Setup of run a:
==> flow/design.v (excerpt) <==
module top_module(
    input  wire        clkr,
    input  wire        rst,
    input  wire        rxr,
    input  wire [4:0]  btnr,
    output wire        spr,
    output wire [7:0]  hr,
    output wire [7:0]  mr,
    output wire [4:0]  date,
    output wire [4:0]  month,
    output wire [7:0]  year,
    output wire [6:0]  seg,
    output wire [3:0]  an,
    output wire        dp
);
    reg [4:0] btnr_prev;
    reg [4:0] btnr_sync;
    wire btn_time_edge;
    wire btn_date_edge;
    wire btn_stopwatch;
    wire btn_sw_reset;       
    wire btn_sw_startstop;   
    always @(posedge clkr) begin
        if (rst) begin
            btnr_sync <= 5'b0;
            btnr_prev <= 5'b0;
        end else begin
            btnr_sync <= btnr;
            btnr_prev <= btnr_sync;
        end
    end
    assign btn_time_edge = btnr_sync[0] && !btnr_prev[0];
    assign btn_date_edge = btnr_sync[1] && !btnr_prev[1];
    assign btn_stopwatch = btnr_sync[2];   
    assign btn_sw_reset = btnr_sync[3] && !btnr_prev[3];      
    assign btn_sw_startstop = btnr_sync[4] && !btnr_prev[4];  
    reg tx_start;
    reg [7:0] tx_data;
    wire tx_busy;
    wire tx_out;
    uart_tx #(
        .BAUD_RATE(9600),
        .CLOCK_FREQ(153_600)
    ) uart_tx_inst (
        .clk(clkr),
        .rst(rst),
        .tx_start(tx_start),
        .tx_data(tx_data),
        .tx(tx_out),
        .tx_busy(tx_busy)
    );
    assign spr = tx_out;
    reg [1:0] tx_state;
    localparam TX_IDLE = 0, TX_WAIT_BUSY = 1, TX_WAIT_DONE = 2;
    always @(posedge clkr) begin
  ...
For scale: ~1300 cells after synthesis, ~55 I/O pins.
make LEC_CHECK=0 CAP_MARGIN=40 CELL_PAD_IN_SITES_GLOBAL_PLACEMENT=3 CORE_MARGIN=6 CORE_UTILIZATION=40 CTS_CLUSTER_DIAMETER=80 CTS_CLUSTER_SIZE=83 GPL_ROUTABILITY_DRIVEN=0 HOLD_SLACK_MARGIN=0.29 MAX_ROUTING_LAYER=met4 MIN_ROUTING_LAYER=met2 SLEW_MARGIN=15 TNS_END_PERCENT=5 finish   # period 6.2 ns
run.sh (not shown) runs the stock make flow with config.mk's settings and CLKGATE_MAP_FILE=.
Run a: all stages done; final checks FAILED (design-rule violations).
What run b does differently from run a at the input level:
Settings: CTS_CLUSTER_DIAMETER removed (was 80); GPL_ROUTABILITY_DRIVEN removed (was 0); CELL_PAD_IN_SITES_GLOBAL_PLACEMENT removed (was 3); CORE_MARGIN changed from 6 to 2; CTS_CLUSTER_SIZE changed from 83 to 50; SLEW_MARGIN changed from 15 to 20; CORE_UTILIZATION changed from 40 to 51; MIN_ROUTING_LAYER removed (was met2); MAX_ROUTING_LAYER removed (was met4); HOLD_SLACK_MARGIN removed (was 0.29); CAP_MARGIN changed from 40 to 20; the clock period (ns, I/O delays scaled along) changed from 6.2 to 10.0.
### Flow results
Both conditions hold for run b: the flow ran to the end and the final layout passed the timing, DRC and antenna checks.
Looking at group drawing the most power, the clock result is from run a; the registers one comes from run b.
Any difference in sequential standard cell area between run b and run a is small enough to ignore.
Run b ended up with met2 as its layer with the highest usage after global routing; run a ended up with met3.
Compared to run a, run b has utilization 8.5 points higher.
In the reports for run a and run b, the smaller non-clock buffer count belongs to run b.
Arrival time at the worst endpoint: run b > run a
Of the two values seen for cell with the largest stage delay on the worst path, sky130_fd_sc_hd__dfxtp_2 was produced by run a and sky130_fd_sc_hd__ha_1 by run b.
Compared to run a, run b has met2 layer usage reported by global route 0.55 points higher.
Changes observed in run b relative to run a: die extent in y now smaller; maximum vdd ir drop went down about 47%; area share of xor/xnor cells in the synthesized design barely changed.

========
nickel:
top_module again, from the RTL that the note above started with.
make LEC_CHECK=0 ABC_AREA=1 CAP_MARGIN=20 CORE_MARGIN=2 CORE_UTILIZATION=62 CTS_CLUSTER_DIAMETER=344 CTS_CLUSTER_SIZE=91 SLEW_MARGIN=20 finish   # period 7.43 ns
nickel reached the end of the flow, and the finished layout is clean on the timing, DRC and antenna checks.
Here is what was changed in the inputs of quartz compared with nickel.
# nickel
export LEC_CHECK = 0
export ABC_AREA = 1
export CAP_MARGIN = 20
export CORE_MARGIN = 2
export CORE_UTILIZATION = 62
export CTS_CLUSTER_DIAMETER = 344
export CTS_CLUSTER_SIZE = 91
export SLEW_MARGIN = 20
create_clock -name core_clock -period 7.43 [get_ports {clkr}]
# quartz
export LEC_CHECK = 0
export CAP_MARGIN = 20
export CORE_MARGIN = 2
export CORE_UTILIZATION = 40
export SLEW_MARGIN = 20
create_clock -name core_clock -period 10.0 [get_ports {clkr}]
==> results <==
Higher number of distinct library cells after synthesis goes to quartz over nickel. Comparing quartz and nickel, the lower worst setup slack after layout was measured on nickel. The total power draw in nickel is 1.7 times that in quartz. quartz: cell area power density about 44% below nickel. Compared to nickel, the routing of quartz uses more wire. Standard cell core area: quartz vs nickel up 60%. Compared with nickel, quartz shows total met2 wirelength after detailed routing higher by 55 um. quartz vs nickel — reported clock group power dropped about 25%. Re cell count: nickel was higher than quartz.
Inputs modified between quartz and harbor:
# quartz
export LEC_CHECK = 0
export CAP_MARGIN = 20
export CORE_MARGIN = 2
export CORE_UTILIZATION = 40
export SLEW_MARGIN = 20
create_clock -name core_clock -period 10.0 [get_ports {clkr}]
# harbor
export LEC_CHECK = 0
export CAP_MARGIN = 20
export CORE_MARGIN = 8
export CORE_UTILIZATION = 40
export CTS_CLUSTER_SIZE = 41
export GPL_TIMING_DRIVEN = 0
export MIN_ROUTING_LAYER = met2
export PLACE_DENSITY_LB_ADDON = 0.29
export SETUP_SLACK_MARGIN = -0.82
export SLEW_MARGIN = 20
export TNS_END_PERCENT = 65
create_clock -name core_clock -period 10.0 [get_ports {clkr}]
Between harbor and quartz, it is harbor whose cell count along the critical path is lower, by 4.
Of harbor and quartz, the run reporting the lower cell area was quartz.
Looking at topmost layer with routed signal wires, the met5 result is from harbor; the met4 one comes from quartz.
Compared with quartz, harbor shows number of cells in the finished layout apart from fillers that has gone up by a few percent.
Cell count in the Yosys report: quartz vs harbor identical
As of harbor, top achievable clock speed had fallen slightly compared to quartz.
The following lists how onyx was set up differently from harbor:
# harbor
export LEC_CHECK = 0
export CAP_MARGIN = 20
export CORE_MARGIN = 8
export CORE_UTILIZATION = 40
export CTS_CLUSTER_SIZE = 41
export GPL_TIMING_DRIVEN = 0
export MIN_ROUTING_LAYER = met2
export PLACE_DENSITY_LB_ADDON = 0.29
export SETUP_SLACK_MARGIN = -0.82
export SLEW_MARGIN = 20
export TNS_END_PERCENT = 65
create_clock -name core_clock -period 10.0 [get_ports {clkr}]
# onyx
export LEC_CHECK = 0
export CAP_MARGIN = 40
export CELL_PAD_IN_SITES_GLOBAL_PLACEMENT = 3
export CORE_MARGIN = 6
export CORE_UTILIZATION = 40
export HOLD_SLACK_MARGIN = 0.29
export SLEW_MARGIN = 10
create_clock -name core_clock -period 10.0 [get_ports {clkr}]
Notes after the runs:
- onyx went all the way through synthesis, placement and routing and the layout is clean on timing, DRC and antenna.
- Relative contribution of sequential cells to total power for onyx: 2.6 points up relative to harbor
- onyx vs harbor, number of nets at the end of the flow went down by 45.
- Compared to harbor, onyx has tally of clock buffers in the finished layout 2 lower.
- onyx: number of fill cells in the layout higher than harbor
- Where total via count after detailed routing is concerned, harbor is outperformed by onyx.
- Comparing harbor and onyx, the higher relative area of non-clock buffer cells in the final design was measured on harbor.
[inputs] sierra vs onyx
# onyx
export LEC_CHECK = 0
export CAP_MARGIN = 40
export CELL_PAD_IN_SITES_GLOBAL_PLACEMENT = 3
export CORE_MARGIN = 6
export CORE_UTILIZATION = 40
export HOLD_SLACK_MARGIN = 0.29
export SLEW_MARGIN = 10
create_clock -name core_clock -period 10.0 [get_ports {clkr}]
# sierra
export LEC_CHECK = 0
export CAP_MARGIN = 40
export CELL_PAD_IN_SITES_GLOBAL_PLACEMENT = 2
export CORE_ASPECT_RATIO = 0.5
export CORE_MARGIN = 10
export CORE_UTILIZATION = 40
export CTS_CLUSTER_DIAMETER = 333
export CTS_CLUSTER_SIZE = 43
export PLACE_DENSITY = 0.35
export SLEW_MARGIN = 20
export TNS_END_PERCENT = 60
create_clock -name core_clock -period 10.0 [get_ports {clkr}]
## What came out
Post-layout worst setup margin on sierra is up relative to onyx. Area of the synthesized netlist per yosys stat: onyx vs sierra, no meaningful difference. Re switching portion of total power: onyx was higher than sierra. Looking at average routed wire per standard cell, sierra sits 1.9% above onyx. When sierra is set beside onyx, its power density over the cells turns out to be 2.8 nW/um^2 larger. The sequential share of layout area of sierra falls short of that of onyx by 0.21 points. NOTE overall routed net length onyx->sierra increased by a few percent. Across both runs, reported leakage power was higher for sierra than for onyx. Cmp onyx and sierra / global-route usage / lower: sierra. The lower met2 track utilization from global routing came out of sierra. Re count of non-CTS buffers in the layout: onyx and sierra aren't equal, and the higher value belongs to sierra.
Changes in lagoon relative to sierra:
# sierra
export LEC_CHECK = 0
export CAP_MARGIN = 40
export CELL_PAD_IN_SITES_GLOBAL_PLACEMENT = 2
export CORE_ASPECT_RATIO = 0.5
export CORE_MARGIN = 10
export CORE_UTILIZATION = 40
export CTS_CLUSTER_DIAMETER = 333
export CTS_CLUSTER_SIZE = 43
export PLACE_DENSITY = 0.35
export SLEW_MARGIN = 20
export TNS_END_PERCENT = 60
create_clock -name core_clock -period 10.0 [get_ports {clkr}]
# lagoon
export LEC_CHECK = 0
export CAP_MARGIN = 20
export CORE_MARGIN = 2
export CORE_UTILIZATION = 57
export CTS_CLUSTER_DIAMETER = 49
export CTS_CLUSTER_SIZE = 63
export SLEW_MARGIN = 20
create_clock -name core_clock -period 10.0 [get_ports {clkr}]
[summary]
Compared to sierra, lagoon has design area about 1.9% lower.
Changes observed in lagoon relative to sierra: minimum clock period fell by 0.048 ns; post-synthesis mux area share stayed essentially flat; largest net degree at the start of global routing rose by 24; non-filler instance count after layout fell by 7.6%.
Power and IR drop assume default switching activity.
